Setup of job 101:
==> flow/design.v (excerpt) <==
module alu_top (
    input             clk,
    input      [7:0]  a_in,
    input      [7:0]  b_in,
    input      [3:0]  command_in,
    input             oe,
    output reg [15:0] d_out
);
Size in the first run: about 1600 cells after synthesis, about 37 flip-flops, about 10000 um2 of cells after synthesis.
make LEC_CHECK=0 ABC_AREA=1 CAP_MARGIN=20 CELL_PAD_IN_SITES_GLOBAL_PLACEMENT=3 CORE_ASPECT_RATIO=1.48 CORE_MARGIN=4 CORE_UTILIZATION=72 PLACE_DENSITY=0.66 SLEW_MARGIN=15 finish   # period 24.0 ns
run.sh (not shown) runs the stock make flow with config.mk's settings and CLKGATE_MAP_FILE=.
Job 101: it failed with a tool error in global placement without I/O, so there are no final results.
Here is what was changed in the inputs of job 102 compared with job 101.
# job 101
export LEC_CHECK = 0
export ABC_AREA = 1
export CAP_MARGIN = 20
export CELL_PAD_IN_SITES_GLOBAL_PLACEMENT = 3
export CORE_ASPECT_RATIO = 1.48
export CORE_MARGIN = 4
export CORE_UTILIZATION = 72
export PLACE_DENSITY = 0.66
export SLEW_MARGIN = 15
create_clock -name core_clock -period 24.0 [get_ports {clk}]
# job 102
export LEC_CHECK = 0
export ABC_AREA = 1
export CAP_MARGIN = 0
export CORE_MARGIN = 2
export CORE_UTILIZATION = 70
export CTS_CLUSTER_DIAMETER = 102
export CTS_CLUSTER_SIZE = 11
export SETUP_SLACK_MARGIN = 0.1
export SLEW_MARGIN = 20
create_clock -name core_clock -period 24.0 [get_ports {clk}]
==> results <==
Although job 102 finished all stages, its layout failed final checks on negative setup slack. Comparing job 102 against job 101, there is no change at all in post-synthesis instance area. [compare] base=job 101 new=job 102: row count down 15%; area of the die down about 4%; die extent in x up 18%. Sort job 101 and job 102 by placeable core area asc -> top: job 101. Side by side, initial standard-cell utilization of the core turned out lower in job 102 than in job 101.
Relative to job 102, the following input files were edited for job 103:
# job 102
export LEC_CHECK = 0
export ABC_AREA = 1
export CAP_MARGIN = 0
export CORE_MARGIN = 2
export CORE_UTILIZATION = 70
export CTS_CLUSTER_DIAMETER = 102
export CTS_CLUSTER_SIZE = 11
export SETUP_SLACK_MARGIN = 0.1
export SLEW_MARGIN = 20
create_clock -name core_clock -period 24.0 [get_ports {clk}]
# job 103
export LEC_CHECK = 0
export CAP_MARGIN = 20
export CORE_MARGIN = 2
export CORE_UTILIZATION = 40
export SLEW_MARGIN = 20
create_clock -name core_clock -period 24.0 [get_ports {clk}]
--- outcome ---
- Job 103 | stages: all done | timing, DRC, antenna: all pass
- Cmp job 103 vs job 102: final wirelength lower in job 103
- Diff job 102 -> job 103 | post-synthesis area per instance | increase of 19%
- Per the comparison of job 103 with job 102, post-layout instance count excluding filler cells shows a reduction of about 9%; register share of the cell area neither gained nor lost much.
- Compare job 102 and job 103 | number of cells on the worst hold path higher: job 102
- Job 103 gives more worst slack at placement than job 102 did.
- Job 102 → job 103: area taken by flip-flops and latches went up by 0.50%; worst setup slack higher.

Setup of build 43:
The RTL this note starts from:
==> flow/design.v <==
module alu_top (
    input             clk,
    input      [7:0]  a_in,
    input      [7:0]  b_in,
    input      [3:0]  command_in,
    input             oe,
    output reg [15:0] d_out
);
    reg [7:0] a_q, b_q;
    reg [3:0] cmd_q;
    reg       oe_q;
    wire [15:0] alu_out;
    always @(posedge clk) begin
        a_q   <= a_in;
        b_q   <= b_in;
        cmd_q <= command_in;
        oe_q  <= oe;
        d_out <= alu_out;
    end
    alu u_alu (.a_in(a_q), .b_in(b_q), .command_in(cmd_q), .oe(oe_q), .d_out(alu_out));
endmodule

module alu ( input [7:0]a_in,b_in,input [3:0]command_in,input oe,output [15:0]d_out);
	parameter 	ADD = 4'b0000,
				INC = 4'b0001,
				SUB =  4'b0010,
				DEC = 4'b0011,
				MUL = 4'b0100,
				DIV = 4'b0101,
				SHL = 4'b0110,
				SHR = 4'b0111,
				AND = 4'b1000,
				OR = 4'b1001,
				INV = 4'b1010,
				NAND = 4'b1011,
				NOR = 4'b1100,
				XOR = 4'b1101,
				XNOR = 4'b1110,
				BUF = 4'b1111;
	reg [15:0] out;
	always@(command_in,a_in,b_in)
		begin
			case(command_in)
				ADD : out = a_in+b_in;
				INC : out = a_in+1'b1;
				SUB : out = a_in-b_in;
				DEC : out = a_in-1'b1;
				MUL : out = a_in*b_in;
				DIV : out = (b_in == 8'd0) ? 16'hFFFF : a_in/b_in;
				SHL : out = a_in<<1;
				SHR : out = a_in>>1;
				AND : out = a_in&&b_in;
				OR : out = a_in||b_in;
				INV : out = !(a_in);
				NAND : out = ~(a_in&b_in);
				NOR : out = ~(a_in|b_in);
				XOR : out = a_in^b_in;
				XNOR : out = a_in~^b_in;
				BUF : out = a_in;
			endcase
		end
	assign d_out = (oe) ? out : 16'h0000;
endmodule  
export LEC_CHECK = 0
export ABC_AREA = 1
export CAP_MARGIN = 0
export CORE_MARGIN = 2
export CORE_UTILIZATION = 70
export CTS_CLUSTER_DIAMETER = 102
export CTS_CLUSTER_SIZE = 11
export GPL_TIMING_DRIVEN = 0
export MIN_ROUTING_LAYER = met2
export SETUP_SLACK_MARGIN = 0.1
export SLEW_MARGIN = 20
create_clock -name core_clock -period 24.0 [get_ports {clk}]
Status(build 43) = ERROR, stage = 5_1_grt
Changes in build 97 relative to build 43:
- CTS_CLUSTER_DIAMETER: 102 -> 307
- SETUP_SLACK_MARGIN: 0.1 -> unset
- CORE_UTILIZATION: 70 -> 40
- ABC_AREA: 1 -> unset
- SLEW_MARGIN: 20 -> 0
- CTS_CLUSTER_SIZE: 11 -> 47
- GPL_TIMING_DRIVEN: 0 -> unset
- CAP_MARGIN: 0 -> 20
- MIN_ROUTING_LAYER: met2 -> unset
- PLACE_DENSITY: unset -> 0.67
Notes after the runs:
- Build 97: PASS, flow complete, no timing, DRC or antenna violations
- Build 97 has placed cell area above what build 43 had.
- Average size of a mapped cell came out higher on build 97 than on build 43.
- Count of distinct cell types in the synthesized netlist: build 97 and build 43 compared, higher one is build 97
#### Input delta (build 11 over build 97)
- putting PLACE_DENSITY_LB_ADDON at 0.06 where nothing was set
- putting CELL_PAD_IN_SITES_GLOBAL_PLACEMENT at 3 where nothing was set
- clearing PLACE_DENSITY, which used to be 0.67
- swapping 2 for 7 in CORE_MARGIN
- putting SETUP_SLACK_MARGIN at -2.0 where nothing was set
- putting TNS_END_PERCENT at 10 where nothing was set
Findings:
- Nothing crashed in build 11 and all stages finished; the problem is that the final layout failed, the offending checks being setup timing.
- From build 97 to build 11 the numbers moved as follows: maximum frequency decreased by 3.5% relative to the old numbers; global-route track usage on met3 decreased by 0.91 points relative to the old numbers.
Relative to build 11, the following input files were edited for build 62:
- CORE_UTILIZATION changed from 40 to 61
- SLEW_MARGIN changed from 0 to 20
- PLACE_DENSITY_LB_ADDON removed (was 0.06)
- CELL_PAD_IN_SITES_GLOBAL_PLACEMENT removed (was 3)
- TNS_END_PERCENT removed (was 10)
- CTS_CLUSTER_DIAMETER removed (was 307)
- CTS_CLUSTER_SIZE removed (was 47)
- CORE_MARGIN changed from 7 to 2
- SETUP_SLACK_MARGIN removed (was -2.0)
- the clock period (ns, I/O delays scaled along) changed from 24.0 to 16.0
## What came out
Build 62 vs build 11 — area added between synthesis and finish rose 31 points.
Total negative slack for setup checks, build 11 and build 62, higher one = build 11.
Build 62 vs. build 11: wire length of the first global-routing pass went up by 19%.
Going from build 11 to build 62, final weighted congestion of routability-driven global placement +0.11, fraction of the cycle the final worst path needs went up 69 points, count of buffers not belonging to the clock network in the layout higher, post-CTS setup-driven buffer insertion count went up by 56.
[build 62 vs build 11] average vias per placed instance: higher in build 62
Against build 11, build 62 comes in 21 points higher on global-route usage.
No crash in build 62: every stage finished, but the layout fails its final checks due to capacitance limit, slew limit, setup timing.
Complete run, failing final checks: build 11, reason setup timing.
#### Input delta (build 34 over build 62)
- SETUP_SLACK_MARGIN: unset -> 2.29
- CORE_UTILIZATION: 61 -> 58
- the clock period (ns, I/O delays scaled along): 16.0 -> 13.1
==> comparison <==
The flow for build 34 finished, though final verification flagged capacitance limit, slew limit, setup timing. Slowest cell on the critical path = sky130_fd_sc_hd__o41a_1: build 34; slowest cell on the critical path = sky130_fd_sc_hd__xnor2_1: build 62. Changes observed in build 34 relative to build 62: routed wire length fell by about 5%; proportion of register bits with asynchronous set or reset after synthesis stayed essentially flat; smallest setup slack after layout fell by 0.25 ns; sequential portion of the cell area fell by 0.16 points; well tap count rose by 4.
Setup changes, build 34 to build 38
- changing SETUP_SLACK_MARGIN from 2.29 to 4.07
- changing CORE_UTILIZATION from 58 to 61
- changing the clock period (ns, I/O delays scaled along) from 13.1 to 16.0
## What came out
The remaining runs in build 34 and build 38 completed every stage, whereas build 38 halted early. Build 38: aborted in 5_1_grt (tool error). What the final checks of build 34 revealed, after a flow that finished every stage, was a layout that fails on capacitance limit, slew limit, setup timing. Post-synthesis cell count from yosys: build 38 vs build 34 identical. [compare] base=build 34 new=build 38: area share of fa/ha/maj cells after synthesis roughly the same; post-detailed-placement cell area shows no meaningful change.

RTL: the design.v shown in full above, as it stands there.
Settings: LEC_CHECK=0, ABC_AREA=1, CAP_MARGIN=15, CORE_ASPECT_RATIO=0.87, CORE_MARGIN=2, CORE_UTILIZATION=33, CTS_CLUSTER_DIAMETER=137, SETUP_SLACK_MARGIN=-1.59, SLEW_MARGIN=40; clock period 16.9 ns.
The baseline finished with negative setup slack left.
Next try:
CAP_MARGIN = 5   (was 15)
CORE_UTILIZATION = 70   (was 33)
CTS_CLUSTER_DIAMETER = 354   (was 137)
SETUP_SLACK_MARGIN = -1.96   (was -1.59)
TNS_END_PERCENT = 10   (was not set)
clock period = 20.4 ns   (was 16.9 ns; I/O delays follow)
Now the flow did not get past clock tree synthesis (4_1_cts), error DPL-0038.
Die area came out lower by 52%.
Synthesized area is unchanged.
Synthesized cell count is unchanged.
Next try:
ABC_AREA = not set   (was 1)
CAP_MARGIN = 20   (was 5)
CORE_ASPECT_RATIO = not set   (was 0.87)
CORE_UTILIZATION = 40   (was 70)
CTS_CLUSTER_DIAMETER = not set   (was 354)
SETUP_SLACK_MARGIN = not set   (was -1.96)
SLEW_MARGIN = 20   (was 40)
TNS_END_PERCENT = not set   (was 10)
clock period = 23.5 ns   (was 20.4 ns; I/O delays follow)
The new run ran to the end with no violations. Synthesized area goes down by a few percent. Die area goes up by well over a third. Synthesized cell count goes down by about a fifth.
Next try:
CAP_MARGIN = 5   (was 20)
CORE_UTILIZATION = 70   (was 40)
SETUP_SLACK_MARGIN = 2.79   (was not set)
clock period = 10.6 ns   (was 23.5 ns; I/O delays follow)
What happened: The changed run died in clock tree synthesis (4_1_cts) on DPL-0038. Synthesized area is unchanged. Die area went down by 42%. Synthesized cell count does not change.

Setup of run A:
Starts from the design.v that is shown in full above.
export LEC_CHECK = 0
export ABC_AREA = 0
export CAP_MARGIN = 0
export CELL_PAD_IN_SITES_DETAIL_PLACEMENT = 2
export CELL_PAD_IN_SITES_GLOBAL_PLACEMENT = 1
export CORE_ASPECT_RATIO = 1.13
export CORE_MARGIN = 10
export CORE_UTILIZATION = 55
export CTS_CLUSTER_DIAMETER = 137
export CTS_CLUSTER_SIZE = 82
export GPL_ROUTABILITY_DRIVEN = 1
export GPL_TIMING_DRIVEN = 0
export HOLD_SLACK_MARGIN = 0.07
export MAX_ROUTING_LAYER = met4
export SETUP_SLACK_MARGIN = 2.69
export SLEW_MARGIN = 40
export TNS_END_PERCENT = 90
create_clock -name core_clock -period 22.4 [get_ports {clk}]
Run A did not make it past 3_5_place_dp, where a tool error ended it.
Changes in run B relative to run A:
- changing CORE_MARGIN from 10 to 2
- changing CTS_CLUSTER_DIAMETER from 137 to 394
- changing CAP_MARGIN from 0 to 15
- removing HOLD_SLACK_MARGIN (formerly 0.07)
- removing CTS_CLUSTER_SIZE (formerly 82)
- removing TNS_END_PERCENT (formerly 90)
- removing GPL_ROUTABILITY_DRIVEN (formerly 1)
- changing CORE_UTILIZATION from 55 to 46
- changing CORE_ASPECT_RATIO from 1.13 to 0.87
- removing MAX_ROUTING_LAYER (formerly met4)
- removing CELL_PAD_IN_SITES_GLOBAL_PLACEMENT (formerly 1)
- removing CELL_PAD_IN_SITES_DETAIL_PLACEMENT (formerly 2)
- changing the clock period (ns, I/O delays scaled along) from 22.4 to 16.9
Findings:
Chip width was lower in the run labelled run A. Going from run A to run B, total cells reported by yosys after synthesis roughly the same, number of standard-cell rows in the floorplan fell by 3.8%, die area now sits lower, y dimension of the die went down by 22 um. Run B: complete, dirty (setup timing).
## Diff of input files: run C against run B
- ABC_AREA changed from 0 to 1
- GPL_TIMING_DRIVEN removed (was 0)
- CTS_CLUSTER_DIAMETER changed from 394 to 354
- CORE_UTILIZATION changed from 46 to 65
- the clock period (ns, I/O delays scaled along) changed from 16.9 to 24.6
==> results <==
- Run C: flow complete, layout not clean; failing: setup timing
- Relative to run B, synthesis-to-layout area growth has decreased by 4.2 points in run C.
- Run C vs run B — critical path depth rose 37%.
- Run C ended up with a lower combinational share of cell area than run B did.
- | endpoint required time on the critical path | lower: run B |
- For via count, dividing the value from run C by the value from run B gives 1.2.
- Between run C and run B, it is run C whose global-route usage is higher, by 9.6 points.
- In run C the clock-buffer cell count turned out 1 higher than in run B.
- In the final reports, the cell area of run C is smaller than that of run B.
Here is what was changed in the inputs of run D compared with run C.
- CORE_UTILIZATION changed from 65 to 72
- CAP_MARGIN changed from 15 to 0
- PLACE_DENSITY newly set to 0.64
- SETUP_SLACK_MARGIN changed from 2.69 to -0.95
- HOLD_SLACK_MARGIN newly set to 0.29
- the clock period (ns, I/O delays scaled along) changed from 24.6 to 21.1
### Flow results
- Compare run C and run D | placed instance area higher: run D
- Run D is listed as incomplete: the tool reported an error in 4_1_cts and the run ended there.
- Run D: worst setup slack after placement lower than run C
- Die: run D smaller than run C

RTL: the design.v shown in full above, as it stands there.
clock: 22.2 ns
lec_check: 0
cap_margin: 40
core_margin: 2
core_utilization: 65
slew_margin: 20
The first run ran to the end with violations: negative setup slack.
Next try:
--- a/flow/config.mk
+++ b/flow/config.mk
@@ -7,5 +7,5 @@
 export LEC_CHECK = 0
-export CAP_MARGIN = 40
+export CAP_MARGIN = 20
 export CORE_MARGIN = 2
-export CORE_UTILIZATION = 65
+export CORE_UTILIZATION = 25
 export SLEW_MARGIN = 20
==> flow/constraint.sdc (replaced) <==
create_clock -name core_clock -period 23.5 [get_ports {clk}]
set_input_delay 4.7000 -clock core_clock [delete_from_list [all_inputs] [get_ports {clk}]]
set_output_delay 4.7000 -clock core_clock [all_outputs]
set_load 0.01 [all_outputs]
Now the flow completed without violations.
Wire length shrinks by 2.8%.
Cell count is higher by 16%.
Synthesized area does not change.
Count of clock-buffer cells in the layout goes down by 1.
Via count decreases by 7.4%.
Next try:
--- a/flow/config.mk
+++ b/flow/config.mk
@@ -7,5 +7,6 @@
 export LEC_CHECK = 0
-export CAP_MARGIN = 20
+export CAP_MARGIN = 0
+export CORE_ASPECT_RATIO = 0.5
 export CORE_MARGIN = 2
-export CORE_UTILIZATION = 25
+export CORE_UTILIZATION = 68
 export SLEW_MARGIN = 20
==> flow/constraint.sdc (replaced) <==
create_clock -name core_clock -period 22.2 [get_ports {clk}]
set_input_delay 4.4400 -clock core_clock [delete_from_list [all_inputs] [get_ports {clk}]]
set_output_delay 4.4400 -clock core_clock [all_outputs]
set_load 0.01 [all_outputs]
- Now the flow stopped in 5_1_grt, error GRT-0232
- synthesized area does not change
- synthesized cell count does not change
- die area decreases by 62%
Next try:
--- a/flow/config.mk
+++ b/flow/config.mk
@@ -7,6 +7,6 @@
 export LEC_CHECK = 0
-export CAP_MARGIN = 0
-export CORE_ASPECT_RATIO = 0.5
+export CAP_MARGIN = 40
 export CORE_MARGIN = 2
 export CORE_UTILIZATION = 68
+export SETUP_SLACK_MARGIN = -0.7
 export SLEW_MARGIN = 20
==> flow/constraint.sdc (replaced) <==
create_clock -name core_clock -period 22.4 [get_ports {clk}]
set_input_delay 4.4800 -clock core_clock [delete_from_list [all_inputs] [get_ports {clk}]]
set_output_delay 4.4800 -clock core_clock [all_outputs]
set_load 0.01 [all_outputs]
The new run produced a layout that fails on negative setup slack.
Die size decreases by 0.38%.
Synthesized area is unchanged.
Synthesized cell count is unchanged.
